==> inputs of wip/garnet <==
// SuperBallPickupMasterRotaryChampionDeluxe5
module SuperBallPickupMasterRotaryChampionDeluxe5(
	input LeftA,
	input LeftB,
	input RightA,
	input RightB,
	input LeftA2,
	input LeftB2,
	input RightA2,
	input RightB2,
	input wire clk,			 
	input wire reset,			 
	output wire [6:0] seg,	 
	output wire [3:0] an,	 
	output wire dp,			 
	output wire [2:0] red,	 
	output wire [2:0] green, 
	output wire [1:0] blue,	 
	output wire hsync,		 
	output wire vsync,			 
	output resetOut
	);
==> flow/config.mk <==
export PLATFORM = sky130hd
export DESIGN_NAME = SuperBallPickupMasterRotaryChampionDeluxe5
export DESIGN_NICKNAME = SuperBallPickupMasterRotaryChampionDeluxe5
export VERILOG_FILES = /design/flow/design.v
export SDC_FILE = /design/flow/constraint.sdc
export NUM_CORES = 4
export LEC_CHECK = 0
export CAP_MARGIN = 20
export CORE_MARGIN = 2
export CORE_UTILIZATION = 71
export CTS_CLUSTER_DIAMETER = 60
export CTS_CLUSTER_SIZE = 25
export PLACE_DENSITY = 0.65
export SETUP_SLACK_MARGIN = -0.4
export SLEW_MARGIN = 20
==> flow/constraint.sdc <==
create_clock -name core_clock -period 8.69 [get_ports {clk}]
set_input_delay 1.7380 -clock core_clock [delete_from_list [all_inputs] [get_ports {clk}]]
set_output_delay 1.7380 -clock core_clock [all_outputs]
set_load 0.01 [all_outputs]
run.sh (not shown) runs the stock make flow with config.mk's settings and CLKGATE_MAP_FILE=.
==> wip/lagoon (differences from wip/garnet) <==
--- a/flow/config.mk
+++ b/flow/config.mk
@@ -7,9 +7,6 @@
 export LEC_CHECK = 0
 export CAP_MARGIN = 20
 export CORE_MARGIN = 2
-export CORE_UTILIZATION = 71
-export CTS_CLUSTER_DIAMETER = 60
-export CTS_CLUSTER_SIZE = 25
-export PLACE_DENSITY = 0.65
-export SETUP_SLACK_MARGIN = -0.4
+export CORE_UTILIZATION = 40
+export SETUP_SLACK_MARGIN = 0.77
 export SLEW_MARGIN = 20
==> flow/constraint.sdc (replaced) <==
create_clock -name core_clock -period 10.1 [get_ports {clk}]
set_input_delay 2.0200 -clock core_clock [delete_from_list [all_inputs] [get_ports {clk}]]
set_output_delay 2.0200 -clock core_clock [all_outputs]
set_load 0.01 [all_outputs]
==> wip/cedar (differences from wip/garnet) <==
==> flow/config.mk (replaced) <==
export PLATFORM = sky130hd
export DESIGN_NAME = SuperBallPickupMasterRotaryChampionDeluxe5
export DESIGN_NICKNAME = SuperBallPickupMasterRotaryChampionDeluxe5
export VERILOG_FILES = /design/flow/design.v
export SDC_FILE = /design/flow/constraint.sdc
export NUM_CORES = 4
export LEC_CHECK = 0
export ABC_AREA = 1
export CAP_MARGIN = 0
export CORE_MARGIN = 2
export CORE_UTILIZATION = 69
export SLEW_MARGIN = 20
==> flow/constraint.sdc (replaced) <==
create_clock -name core_clock -period 11.3 [get_ports {clk}]
set_input_delay 2.2600 -clock core_clock [delete_from_list [all_inputs] [get_ports {clk}]]
set_output_delay 2.2600 -clock core_clock [all_outputs]
set_load 0.01 [all_outputs]
==> wip/pepper (differences from wip/garnet) <==
==> flow/config.mk (replaced) <==
export PLATFORM = sky130hd
export DESIGN_NAME = SuperBallPickupMasterRotaryChampionDeluxe5
export DESIGN_NICKNAME = SuperBallPickupMasterRotaryChampionDeluxe5
export VERILOG_FILES = /design/flow/design.v
export SDC_FILE = /design/flow/constraint.sdc
export NUM_CORES = 4
export LEC_CHECK = 0
export ABC_AREA = 1
export CAP_MARGIN = 20
export CORE_MARGIN = 2
export CORE_UTILIZATION = 72
export CTS_CLUSTER_SIZE = 72
export PLACE_DENSITY_LB_ADDON = 0.01
export SETUP_SLACK_MARGIN = 0.94
export SLEW_MARGIN = 20
==> flow/constraint.sdc (replaced) <==
create_clock -name core_clock -period 5.63 [get_ports {clk}]
set_input_delay 1.1260 -clock core_clock [delete_from_list [all_inputs] [get_ports {clk}]]
set_output_delay 1.1260 -clock core_clock [all_outputs]
set_load 0.01 [all_outputs]
==> results <==
Tally of unique sky130hd cells used after synthesis: wip/lagoon 90; wip/pepper 71; wip/garnet 90; wip/cedar 71
Placed Area: wip/lagoon 29900 µm²; wip/pepper 31900 µm²; wip/garnet 29300 µm²; wip/cedar 31900 µm²
Fillcell total: wip/lagoon 6886; wip/pepper 2744; wip/garnet 2752; wip/cedar 3458
Worst reg-to-reg path cell count: wip/lagoon 15; wip/pepper 19; wip/garnet 15; wip/cedar 18
Cycle use final: wip/lagoon 77.2%; wip/pepper 89.0%; wip/garnet 84.6%; wip/cedar 63.7%
Run status: wip/lagoon timing/DRC/antenna clean; wip/pepper timing/DRC/antenna clean; wip/garnet timing/DRC/antenna clean; wip/cedar timing/DRC/antenna clean
Setup slack after placement: wip/lagoon 2950 ps; wip/pepper 442 ps; wip/garnet 1980 ps; wip/cedar 4770 ps
Synthesized area per cell: wip/lagoon 9.25 µm²; wip/pepper 7.43 µm²; wip/garnet 9.25 µm²; wip/cedar 7.43 µm²
Maximum fanout count along the critical path: wip/lagoon 9; wip/pepper 5; wip/garnet 9; wip/cedar 9
Clock latency reported for the late side of the worst-skew pair: wip/lagoon 620 ps; wip/pepper 600 ps; wip/garnet 570 ps; wip/cedar 630 ps
Non-clock buffer area fraction after layout: wip/lagoon 1.52%; wip/pepper 3.16%; wip/garnet 1.42%; wip/cedar 1.31%
Int Pwr: wip/lagoon 3.06 mW; wip/pepper 5.38 mW; wip/garnet 3.24 mW; wip/cedar 2.69 mW
Top area contributor share: wip/lagoon 33.6%; wip/pepper 31.0%; wip/garnet 33.6%; wip/cedar 31.0%
Post-Route M1 WL: wip/lagoon 31.6 mm; wip/pepper 32.7 mm; wip/garnet 28.1 mm; wip/cedar 32.5 mm
Cell area after synthesis: wip/lagoon 28500 µm²; wip/pepper 30900 µm²; wip/garnet 28500 µm²; wip/cedar 30900 µm²
Clock network power: wip/lagoon 1.87 mW; wip/pepper 3.18 mW; wip/garnet 1.86 mW; wip/cedar 1.59 mW
Endpoint of the worst register-to-register path: wip/lagoon U3.player2_score[1]; wip/pepper U3.player2_color[6]; wip/garnet U3.ball_x[7]; wip/cedar U3.player2_color[7]
HPWL after DPL: wip/lagoon 45.5 mm; wip/pepper 51.5 mm; wip/garnet 45.8 mm; wip/cedar 50.6 mm

---

==> willow <==
SuperBallPickupMasterRotaryChampionDeluxe5 again, from the RTL that the note above started with.
## SuperBallPickupMasterRotaryChampionDeluxe5
module SuperBallPickupMasterRotaryChampionDeluxe5(
	input LeftA,
	input LeftB,
	input RightA,
	input RightB,
	input LeftA2,
	input LeftB2,
	input RightA2,
	input RightB2,
	input wire clk,			 
	input wire reset,			 
	output wire [6:0] seg,	 
	output wire [3:0] an,	 
	output wire dp,			 
	output wire [2:0] red,	 
	output wire [2:0] green, 
	output wire [1:0] blue,	 
	output wire hsync,		 
	output wire vsync,			 
	output resetOut
	);
wire segclk;
wire dclk;
assign dp = 1;
wire [15:0] posx;
wire [15:0] posy;
wire [15:0] posx2;
wire [15:0] posy2;
wire moved1;
wire moved2;
RotaryEncoders #(12'd100) rot(.clk(clk),.reset(reset), .LeftA(LeftA),.LeftB(LeftB),.RightA(RightA),.RightB(RightB),.result(posx),.result2(posy),.moved(moved1));
RotaryEncoders #(12'd400) rot2(.clk(clk),.reset(reset), .LeftA(LeftA2),.LeftB(LeftB2),.RightA(RightA2),.RightB(RightB2),.result(posx2),.result2(posy2),.moved(moved2));
clockdiv U1(.clk(clk),.clr(reset),.segclk(segclk),.dclk(dclk));
wire [3:0] score1;
wire [3:0] score2;
vga640x480 U3(.clk(clk),.pix_en(~dclk),.moved(moved1 | moved2),.clr(reset),.hsync(hsync),.vsync(vsync), .posx(posx), .posy(posy),  .posx2(posx2), .posy2(posy2), .red(red),.green(green),.blue(blue),.score1(score1),.score2(score2));
Display outputDisp(.clk(clk),.rst(reset),.A(4'b0001),.B(score1),.C(4'b0010),.D(score2),.numOut(seg),.transistor(an));
assign resetOut = reset;
endmodule
Settings: LEC_CHECK=0, ABC_AREA=1, CAP_MARGIN=20, CELL_PAD_IN_SITES_GLOBAL_PLACEMENT=0, CORE_ASPECT_RATIO=1.35, CORE_MARGIN=2, CORE_UTILIZATION=72, CTS_CLUSTER_SIZE=100, HOLD_SLACK_MARGIN=-0.08, MIN_ROUTING_LAYER=met1, PLACE_DENSITY=0.35, SETUP_SLACK_MARGIN=1.42, SLEW_MARGIN=20; clock period 5.63 ns.
==> tundra: changes against willow <==
CELL_PAD_IN_SITES_GLOBAL_PLACEMENT = unset   (was 0)
CORE_ASPECT_RATIO = unset   (was 1.35)
CORE_UTILIZATION = 57   (was 72)
CTS_CLUSTER_SIZE = unset   (was 100)
HOLD_SLACK_MARGIN = unset   (was -0.08)
MIN_ROUTING_LAYER = unset   (was met1)
PLACE_DENSITY = unset   (was 0.35)
SETUP_SLACK_MARGIN = 1.63   (was 1.42)
==> flow/constraint.sdc (replaced) <==
create_clock -name core_clock -period 6.52 [get_ports {clk}]
set_input_delay 1.3040 -clock core_clock [delete_from_list [all_inputs] [get_ports {clk}]]
set_output_delay 1.3040 -clock core_clock [all_outputs]
set_load 0.01 [all_outputs]
==> fjord: changes against willow <==
ABC_AREA = unset   (was 1)
CELL_PAD_IN_SITES_GLOBAL_PLACEMENT = unset   (was 0)
CORE_ASPECT_RATIO = unset   (was 1.35)
CORE_UTILIZATION = 40   (was 72)
CTS_CLUSTER_SIZE = unset   (was 100)
HOLD_SLACK_MARGIN = unset   (was -0.08)
MIN_ROUTING_LAYER = unset   (was met1)
PLACE_DENSITY = unset   (was 0.35)
SETUP_SLACK_MARGIN = unset   (was 1.42)
==> flow/constraint.sdc (replaced) <==
create_clock -name core_clock -period 20.0 [get_ports {clk}]
set_input_delay 4.0000 -clock core_clock [delete_from_list [all_inputs] [get_ports {clk}]]
set_output_delay 4.0000 -clock core_clock [all_outputs]
set_load 0.01 [all_outputs]
==> results <==
Switching part of the total power: tundra 26.45%; willow 26.58%; fjord 25.40%
Post-layout period usage of the worst path: tundra 80.51%; willow 89.02%; fjord 50.23%
CP max FO: tundra 8; willow 8; fjord 9
FILL cells: tundra 4,861; willow 3,068; fjord 6,860
Switching power total: tundra 1.717 mW; willow 1.959 mW; fjord 0.5314 mW
Vias per std cell: tundra 5.342; willow 5.776; fjord 5.303
Hold Path Sink: tundra rot2.deb1.Status[4]$_DFF_PP0_; willow rot2.deb2.Status[4]$_DFF_PP0_; fjord rot2.deb4.Status[4]$_DFF_PP0_
End of the worst register-to-register path: tundra U3.player2_score[2]$_DFFE_PP0P_; willow U3.player2_score[0]$_DFFE_PP0P_; fjord U3.ball_x[7]$_DFFE_PP0P_
Non-clock buffers, area share: tundra 2.313%; willow 2.906%; fjord 1.408%
Mux frac, synth: tundra 0%; willow 0%; fjord 1.692%
Total routed wirelength: tundra 71.26 mm; willow 74.60 mm; fjord 63.06 mm
Status: tundra finished clean; willow finished clean; fjord finished clean
Setup repair after global routing missed its margin: tundra yes; willow yes; fjord no
Final cell count without fillers: tundra 5,005; willow 4,856; fjord 4,087

---

==> inputs of job 2869 <==
==> flow/design.v <==
`timescale 1ns / 1ps
module Contador_Comparador(
	input	clk, rst,
	input enable,
	output reg iguales	
	);
reg [25:0] CuentaCada20ns;
always @ (posedge rst or posedge clk) 
	begin
	  if (rst) CuentaCada20ns <= 0;  
	  else if (iguales) CuentaCada20ns <= 0;
			else if (enable) CuentaCada20ns <= CuentaCada20ns +1;
			else CuentaCada20ns <= CuentaCada20ns;
	end
always @(CuentaCada20ns)
	begin
		if (CuentaCada20ns == 5_000) 
			iguales = 'b1; 
		else iguales = 0;
end
endmodule
`timescale 1ns / 1ps
module Debouncer(
    input Clock,
    input Reset,
    input Switch,
    output reg One_Shot,
	 output reg Sw_Clean
    );
	 parameter [2:0] Ini  = 'b000;
	 parameter [2:0] Shot = 'b001;
	 parameter [2:0] Off1 = 'b011;
	 parameter [2:0] Sw_1 = 'b010;
	 parameter [2:0] Off2 = 'b110;
	 wire Delay_End;
	 reg [2:0] Status;
	 always @ (posedge Reset, posedge Clock)
		begin
			if (Reset)
				Status <= Ini;
			else
				case (Status)
					Ini: if (Switch)
						Status <= Shot;
					else
						Status <= Ini; 
					Shot: Status <= Off1;
					Off1: if (Delay_End)
						Status <= Sw_1;
					else
						Status <= Off1;
					Sw_1: if (~Switch)
						Status <= Off2;
					else
						Status <= Sw_1;
					Off2: if (Delay_End)
						Status <= Ini;
					else
						Status <= Off2;
					default: Status <= Ini;
				endcase
		end
	always @ (Status)
		begin
			case (Status)
				Ini:  begin One_Shot = 'b0; Sw_Clean = 'b0; end
				Shot: begin One_Shot = 'b1; Sw_Clean = 'b0; end
				Off1: begin One_Shot = 'b0; Sw_Clean = 'b1; end
				Sw_1: begin One_Shot = 'b0; Sw_Clean = 'b0; end
				Off2: begin One_Shot = 'b0; Sw_Clean = 'b1; end
				default: begin One_Shot = 'b0; Sw_Clean = 'b0; end
			endcase
		end
	Contador_Comparador CC(.clk(Clock), .rst(Reset), .enable(Switch), .iguales(Delay_End));
endmodule
`timescale 1ns / 1ps
module MaquinaEstados(
	input A,
	input B,
	input clk,
	input reset,
	output reg inc,
	output reg dec
);
parameter espera = 'b0000;
parameter a_0    = 'b0001; 
parameter a_1    = 'b0010; 
parameter b_0    = 'b0011; 
parameter b_1    = 'b0100; 
reg [2:0] estado;
always @ (posedge clk, posedge reset)
begin
	if(reset)
		estado <= 0;
	else
	begin
		case(estado)
		espera:
		begin
			if(A == 1 && B == 0) estado <= a_0;
			else if(B == 1 && A == 0) estado <= b_0;
		end
		a_0:
		begin
			if(B)	estado <= a_1;
		end
		b_0:
		begin
			if(A) estado <= b_1;
		end
		a_1:
		begin
			estado <= espera;
		end
		b_1:
		begin
			estado <= espera;
		end
		default:	estado <= espera;
		endcase
	end
end
always @ (estado)
begin
	case(estado)
	espera:
	begin
		inc = 0;
		dec = 0;
	end
	a_0:
	begin
		inc = 0;
		dec = 0;
	end
	b_0:
	begin
		inc = 0;
		dec = 0;
	end
	a_1:
	begin
		inc = 1;
		dec = 0;
	end
	b_1:
	begin
		inc = 0;
		dec = 1;
	end
	default:
	begin
		inc = 0;
		dec = 0;
	end
	endcase
end
endmodule
`timescale 1ns / 1ps
module SumadorRotary #(parameter [11:0] resetValue = 12'd0)(
	input clk,
	input reset,
	input inc,
	input dec,
	output reg [15:0] result
    );
parameter increase = 15;
	always @ (posedge reset or posedge clk)
		begin
		if(reset) result <= resetValue;
		else if(inc)
		begin
			result <= result+increase;
		end
		else if(dec)
		begin
				result <= result-increase;
		end
		end
endmodule
`timescale 1ns / 1ps
module RotaryEncoders #(parameter [11:0] resetValue = 12'd0)(
	input clk,
	input reset,
	input LeftA,
	input LeftB,
	input RightA,
	input RightB,
	output [15:0] result,
	output [15:0] result2,
	output moved		 
    );
	 wire LeftA_shot;
	 wire LeftB_shot;
	 wire RightA_shot;
	 wire RightB_shot;
	 wire increase;
	 wire decrease;
	 wire [15:0] res;
	 wire increase2;
	 wire decrease2;
	 wire [15:0] res2;
	 Debouncer deb1(.Clock(clk), .Reset(reset), .Switch(LeftA), .Sw_Clean(LeftA_shot));
	 Debouncer deb2(.Clock(clk), .Reset(reset), .Switch(LeftB), .Sw_Clean(LeftB_shot));
	 MaquinaEstados maquina1(.A(LeftA_shot), .B(LeftB_shot), .clk(clk), .reset(reset), .inc(increase), .dec(decrease));
	 SumadorRotary #(resetValue) sumador(.clk(clk), .reset(reset), .inc(increase), .dec(decrease), .result(res));
	 Debouncer deb4(.Clock(clk), .Reset(reset), .Switch(RightA), .Sw_Clean(RightA_shot));
	 Debouncer deb3(.Clock(clk), .Reset(reset), .Switch(RightB), .Sw_Clean(RightB_shot));
	 MaquinaEstados maquina2(.A(RightA_shot), .B(RightB_shot), .clk(clk), .reset(reset), .inc(increase2), .dec(decrease2));
	 SumadorRotary #(resetValue) sumador2(.clk(clk), .reset(reset), .inc(increase2), .dec(decrease2), .result(res2));
	 assign result = res;
	 assign result2 = res2;
	 assign moved = increase | decrease | increase2 | decrease2;
endmodule
`timescale 1ns / 1ps
module clockdiv(
	input wire clk,		 
	input wire clr,		 
	output wire dclk,		 
	output wire segclk	 
	);
reg [16:0] q;
always @(posedge clk or posedge clr)
begin
	if (clr == 1)
		q <= 0;
	else
		q <= q + 1;
end
assign segclk = q[16];
assign dclk = q[0];
endmodule
`timescale 1ns / 1ps
module vga640x480(
	input wire clk,			      
	input wire pix_en,		      
	input wire moved,		      
	input wire clr,	           
	input [15:0] posx,
	input [15:0] posy,
	input [15:0] posx2,
	input [15:0] posy2,
	output wire hsync,		  
	output wire vsync,		 
	output reg[2:0] red,	      
	output reg[2:0] green,    
	output reg[1:0] blue,	    
	output [3:0] score1,
	output [3:0] score2
	);
parameter cursor_width  = 20;
parameter cursor_height = 20;
parameter ball_size = 10;
reg [15:0] ball_x;
reg [15:0] ball_y;
localparam [6:0] cursor_size_player1 = 20;
localparam [6:0] cursor_size_player2 = 20;
reg [3:0] player1_score;
reg [3:0] player2_score;
reg [7:0] player1_color;
reg [7:0] player2_color;
parameter hpixels  = 800;        
parameter vlines   = 521;       
parameter hpulse   = 96; 	    
parameter vpulse   = 2; 	   
parameter hbp      = 144; 	  
parameter hfp      = 784; 	 
parameter vbp      = 31;   
parameter vfp      = 511; 
reg [9:0] hc;
reg [9:0] vc;
always @(posedge clk or posedge clr)
begin
	if (clr == 1)
	begin
		hc <= 0;
		vc <= 0;
	end
	else if (pix_en)
	begin
		if (hc < hpixels - 1)
			hc <= hc + 1;
		else
		begin
			hc <= 0;
			if (vc < vlines - 1)
				vc <= vc + 1;
			else
				vc <= 0;
		end
	end
end
assign hsync = (hc < hpulse) ? 0:1;
assign vsync = (vc < vpulse) ? 0:1;
reg printH_player1;
reg printV_player1;
reg printH_ball;
reg printV_ball;
reg printH_player2;
reg printV_player2;
always @*
begin
	printV_player1 = (vc > vbp + posy && vc < vbp + posy + cursor_size_player1);
	printV_player2 = (vc > vbp + posy2 && vc < vbp + posy2 + cursor_size_player2);
	printV_ball    = (vc > vbp + ball_y && vc < vbp + ball_y + ball_size);
end
always @*
begin
	printH_player1 = (hc > hbp + posx && hc < hbp + posx + cursor_size_player1);
	printH_player2 = (hc > hbp + posx2 && hc < hbp + posx2 + cursor_size_player2);
	printH_ball    = (hc > hbp + ball_x && hc < hbp + ball_x + ball_size);
end
always @ (printH_player1, printV_player1, printH_player2, printV_player2, printH_ball, printV_ball, player1_color, player2_color)
begin
	if(printH_player1 && printV_player1 && printH_ball && printV_ball && printH_player2 && printV_player2)
	begin
		red = 3'b101;
		green = 3'b110;
		blue = 2'b01;
	end
	else if(printH_player1 && printV_player1)
	begin
		red = player1_color[7:5];
		green = player1_color[4:2];
		blue = player1_color[1:0];
	end
	else if(printH_player2 && printV_player2)
	begin
		red = player2_color[7:5];
		green = player2_color[4:2];
		blue = player2_color[1:0];
	end
	else if(printH_ball && printV_ball)
	begin
		red = 3'b001;
		green = 3'b111;
		blue = 2'b01;
	end
	else
	begin
		red = 3'b000;
		green = 3'b000;
		blue = 2'b00;
	end
end
reg [8:0] random;
always @(posedge clk or posedge clr)
begin
	if (clr == 1)
		random <= 0;
	else if (pix_en)
	begin
		if (random == 400)
			random <= 0;
		else
			random <= random + 1'b1;
	end
end
reg moved_q;
always @(posedge clk or posedge clr)
begin
	if (clr == 1)
	begin
		moved_q <= 0;
		ball_x <= 300;
		ball_y <= 300;
		player1_score <= 0;
		player2_score <= 0;
		player1_color <= 8'b11100110;
		player2_color <= 8'b00101011;
	end
	else
	begin
		moved_q <= moved;
		if (moved_q)
		begin
			if((ball_x >= posx && ball_x <= posx + cursor_size_player1) && (ball_y >= posy && ball_y <= posy + cursor_size_player1))
			begin
				ball_x <= random[8:0] ;
				ball_y <= random[8:0] ;
				player1_score <= player1_score + 1;
				player1_color <= player1_color+1;
			end
			else if((ball_x >= posx2 && ball_x <= posx2 + cursor_size_player2) && (ball_y >= posy2 && ball_y <= posy2 + cursor_size_player2))
			begin
				ball_x <= random[8:0] ;
				ball_y <= random[8:0] ;
				player2_score <= player2_score + 1;
				player2_color <= player2_color+1;
			end
		end
	end
end
assign score1 = player1_score;
assign score2 = player2_score;
endmodule
`timescale 1ns / 1ps
module nCounter #(parameter integer limit=2, parameter busSize = 4)(
    input clk, enable, rst,
    output reg [busSize-1:0] count,
	 output reg overflow
    );
	 always @ (posedge rst, posedge clk)
	 begin
		if(rst)
		begin
			count<='b0;
			overflow <= 0;
		end
		else
		begin
		overflow <= 0;
		if(count == limit)  
			begin
				count<='b0;
				overflow <= 1;
			end
		else if(enable)
			count<=count+'b1;
		end
	 end
endmodule
`timescale 1ns / 1ps
module Timer #(parameter busSize = 26, parameter binTime = 50_000_000)(
    input clk, enable, rst,
    output reg toggle
    );
	 reg [busSize-1:0] localCount;
	 reg [busSize-1:0] limit;
	always @ (posedge rst, posedge clk) 
	begin
		if (rst) begin localCount <= 0; limit <= binTime; end
		else if (toggle) localCount <= 0;
		else if (enable) localCount <= localCount +1;
	end
	always @ (limit, localCount) 
	begin
		if (localCount == limit) toggle = 'b1; 
		else toggle = 'b0;
	end
endmodule
`timescale 1ns / 1ps
module Mux4_4(
    input [3:0] numA,
	 input [3:0] numB,
	 input [3:0] numC,
	 input [3:0] numD,
    input [1:0] sw,
    output [3:0] out
    );
	 assign out = (sw[0] == 1) ? (sw[1] == 1 ? numD : numB) : (sw[1] == 1 ? numC : numA);
endmodule
`timescale 1ns / 1ps
module bin_to_hex(
    input w,
    input x,
    input y,
    input z,
    output [6:0] num
    );
		assign num[6]= (~w&~x&~y&z)| (~w&x&~y&~z)| (w&x&~y&z)| (w&~x&y&z);
		assign num[5]= (w&x&y&z)| (w&x&y&~z)| (w&x&~y&~z)| (w&~x&y&z)|(~w&x&y&~z)|(~w&x&~y&z);
		assign num[4]= (~w&~x&y&~z)| (w&x&~y&~z)| (w&x&y);
		assign num[3]= (x&y&z)| (~x&~y&z)| (w&~x&y&~z)| (~w&x&~y&~z);
		assign num[2]= (~w&z)| (~x&~y&z)| (~w&x&~y);
		assign num[1] = (~w&~x&~y&z)| (~w&~x&y&z)| (~w&~x&y&~z)| (~w&x&y&z)| (w&x&~y&z);
		assign num[0]= (~w&~x&~y)| (~w&x&y&z)| (w&x&~y&~z);
endmodule
`timescale 1ns / 1ps
module Display(
	 input clk,
	 input rst,
	 input [3:0]A, 
	 input [3:0]B, 
	 input [3:0]C, 
	 input [3:0]D,
    output [6:0] numOut,
    output [3:0] transistor
    );
	 wire tggl;
	 wire [1:0] switcher;
	 wire [3:0] currentNumber;
	 Timer #(22, 250_000) dispTimer(.clk(clk), .enable(1'b1), .rst(rst), .toggle(tggl));  
	 nCounter #(4, 2) switch(.clk(clk),.count(switcher), .enable(tggl), .rst(rst), .overflow());  
	 Mux4_4 numbers(.sw(switcher), .numA(D), .numB(C), .numC(B), .numD(A), .out(currentNumber));
	 Mux4_4 oneCold(.sw(switcher), .numA(4'b0111), .numB(4'b1011), .numC(4'b1101), .numD(4'b1110), .out(transistor));
	 bin_to_hex converter(.w(currentNumber[3]),.x(currentNumber[2]),.y(currentNumber[1]),.z(currentNumber[0]), .num(numOut));	 
endmodule
`timescale 1ns / 1ps
module SuperBallPickupMasterRotaryChampionDeluxe5(
	input LeftA,
	input LeftB,
	input RightA,
	input RightB,
	input LeftA2,
	input LeftB2,
	input RightA2,
	input RightB2,
	input wire clk,			 
	input wire reset,			 
	output wire [6:0] seg,	 
	output wire [3:0] an,	 
	output wire dp,			 
	output wire [2:0] red,	 
	output wire [2:0] green, 
	output wire [1:0] blue,	 
	output wire hsync,		 
	output wire vsync,			 
	output resetOut
	);
wire segclk;
wire dclk;
assign dp = 1;
wire [15:0] posx;
wire [15:0] posy;
wire [15:0] posx2;
wire [15:0] posy2;
wire moved1;
wire moved2;
RotaryEncoders #(12'd100) rot(.clk(clk),.reset(reset), .LeftA(LeftA),.LeftB(LeftB),.RightA(RightA),.RightB(RightB),.result(posx),.result2(posy),.moved(moved1));
RotaryEncoders #(12'd400) rot2(.clk(clk),.reset(reset), .LeftA(LeftA2),.LeftB(LeftB2),.RightA(RightA2),.RightB(RightB2),.result(posx2),.result2(posy2),.moved(moved2));
clockdiv U1(.clk(clk),.clr(reset),.segclk(segclk),.dclk(dclk));
wire [3:0] score1;
wire [3:0] score2;
vga640x480 U3(.clk(clk),.pix_en(~dclk),.moved(moved1 | moved2),.clr(reset),.hsync(hsync),.vsync(vsync), .posx(posx), .posy(posy),  .posx2(posx2), .posy2(posy2), .red(red),.green(green),.blue(blue),.score1(score1),.score2(score2));
Display outputDisp(.clk(clk),.rst(reset),.A(4'b0001),.B(score1),.C(4'b0010),.D(score2),.numOut(seg),.transistor(an));
assign resetOut = reset;
endmodule
==> flow/run.sh <==
#!/bin/bash
# the make line also repeats each setting of config.mk as NAME=value (left out here)
make -C /OpenROAD-flow-scripts/flow DESIGN_CONFIG=/design/flow/config.mk WORK_HOME=/design/flow/orfs CLKGATE_MAP_FILE= finish
==> flow/config.mk <==
export PLATFORM = sky130hd
export DESIGN_NAME = SuperBallPickupMasterRotaryChampionDeluxe5
export DESIGN_NICKNAME = SuperBallPickupMasterRotaryChampionDeluxe5
export VERILOG_FILES = /design/flow/design.v
export SDC_FILE = /design/flow/constraint.sdc
export NUM_CORES = 4
export LEC_CHECK = 0
export ABC_AREA = 1
export CAP_MARGIN = 20
export CELL_PAD_IN_SITES_GLOBAL_PLACEMENT = 3
export CORE_ASPECT_RATIO = 1.35
export CORE_MARGIN = 5
export CORE_UTILIZATION = 27
export HOLD_SLACK_MARGIN = 0.09
export MIN_ROUTING_LAYER = met2
export PLACE_DENSITY_LB_ADDON = 0.12
export SETUP_SLACK_MARGIN = -0.6
export SLEW_MARGIN = 20
==> flow/constraint.sdc <==
create_clock -name core_clock -period 12.7 [get_ports {clk}]
set_input_delay 2.5400 -clock core_clock [delete_from_list [all_inputs] [get_ports {clk}]]
set_output_delay 2.5400 -clock core_clock [all_outputs]
set_load 0.01 [all_outputs]
==> inputs of job 4110, as changes to job 2869 <==
Settings changed: CELL_PAD_IN_SITES_GLOBAL_PLACEMENT 3 to not set, CORE_ASPECT_RATIO 1.35 to not set, CORE_MARGIN 5 to 2, CORE_UTILIZATION 27 to 58, HOLD_SLACK_MARGIN 0.09 to not set, MIN_ROUTING_LAYER met2 to not set, PLACE_DENSITY_LB_ADDON 0.12 to not set, SETUP_SLACK_MARGIN -0.6 to not set.
==> flow/constraint.sdc (replaced) <==
create_clock -name core_clock -period 6.52 [get_ports {clk}]
set_input_delay 1.3040 -clock core_clock [delete_from_list [all_inputs] [get_ports {clk}]]
set_output_delay 1.3040 -clock core_clock [all_outputs]
set_load 0.01 [all_outputs]
==> notes <==
- Sequential share of layout area: job 4110 is higher than job 2869 (1.1 points).
- Between job 2869 and job 4110, the lower first-iteration DRC count is in job 4110 (gap 120%, measured against job 4110).
- Flip-flop count is the same in job 4110 and job 2869.
- In job 4110 the total power is higher than in job 2869, by about 80%.
- Via count: job 2869 is higher than job 4110 (43%).
- In area after synthesis, job 2869 and job 4110 do not differ.
==> figures <==
| metric | job 2869 | job 4110 |
|---|---|---|
| Global-route wire length before repair | 151000 um | 120000 um |
| Layout Cell Area excl Fill | 34900 um2 | 33700 um2 |
| Register cell area after layout | 10600 um2 | 10600 um2 |
| Combinational Power Share | 0.086 | 0.089 |
| CP max stage cell | dfrtp_1 | dfstp_4 |
| Critical path buffer and inverter count | 3 | 2 |
| Net switching share of the total power | 0.281 | 0.267 |
| Global-route total usage across every layer | 0.228 | 0.254 |
| Power drawn by the sequential cells | 1550 uW | 3010 uW |
| Horizontal extent of the die | 301 um | 235 um |
| Outcome | complete, no violations | complete, no violations |
| Final weighted congestion in routability-driven placement | 0.813 | 0.933 |
| Total of plain and repair buffers excluding clock buffers | 47 | 46 |
Power is estimated from default activity; no workload was simulated.
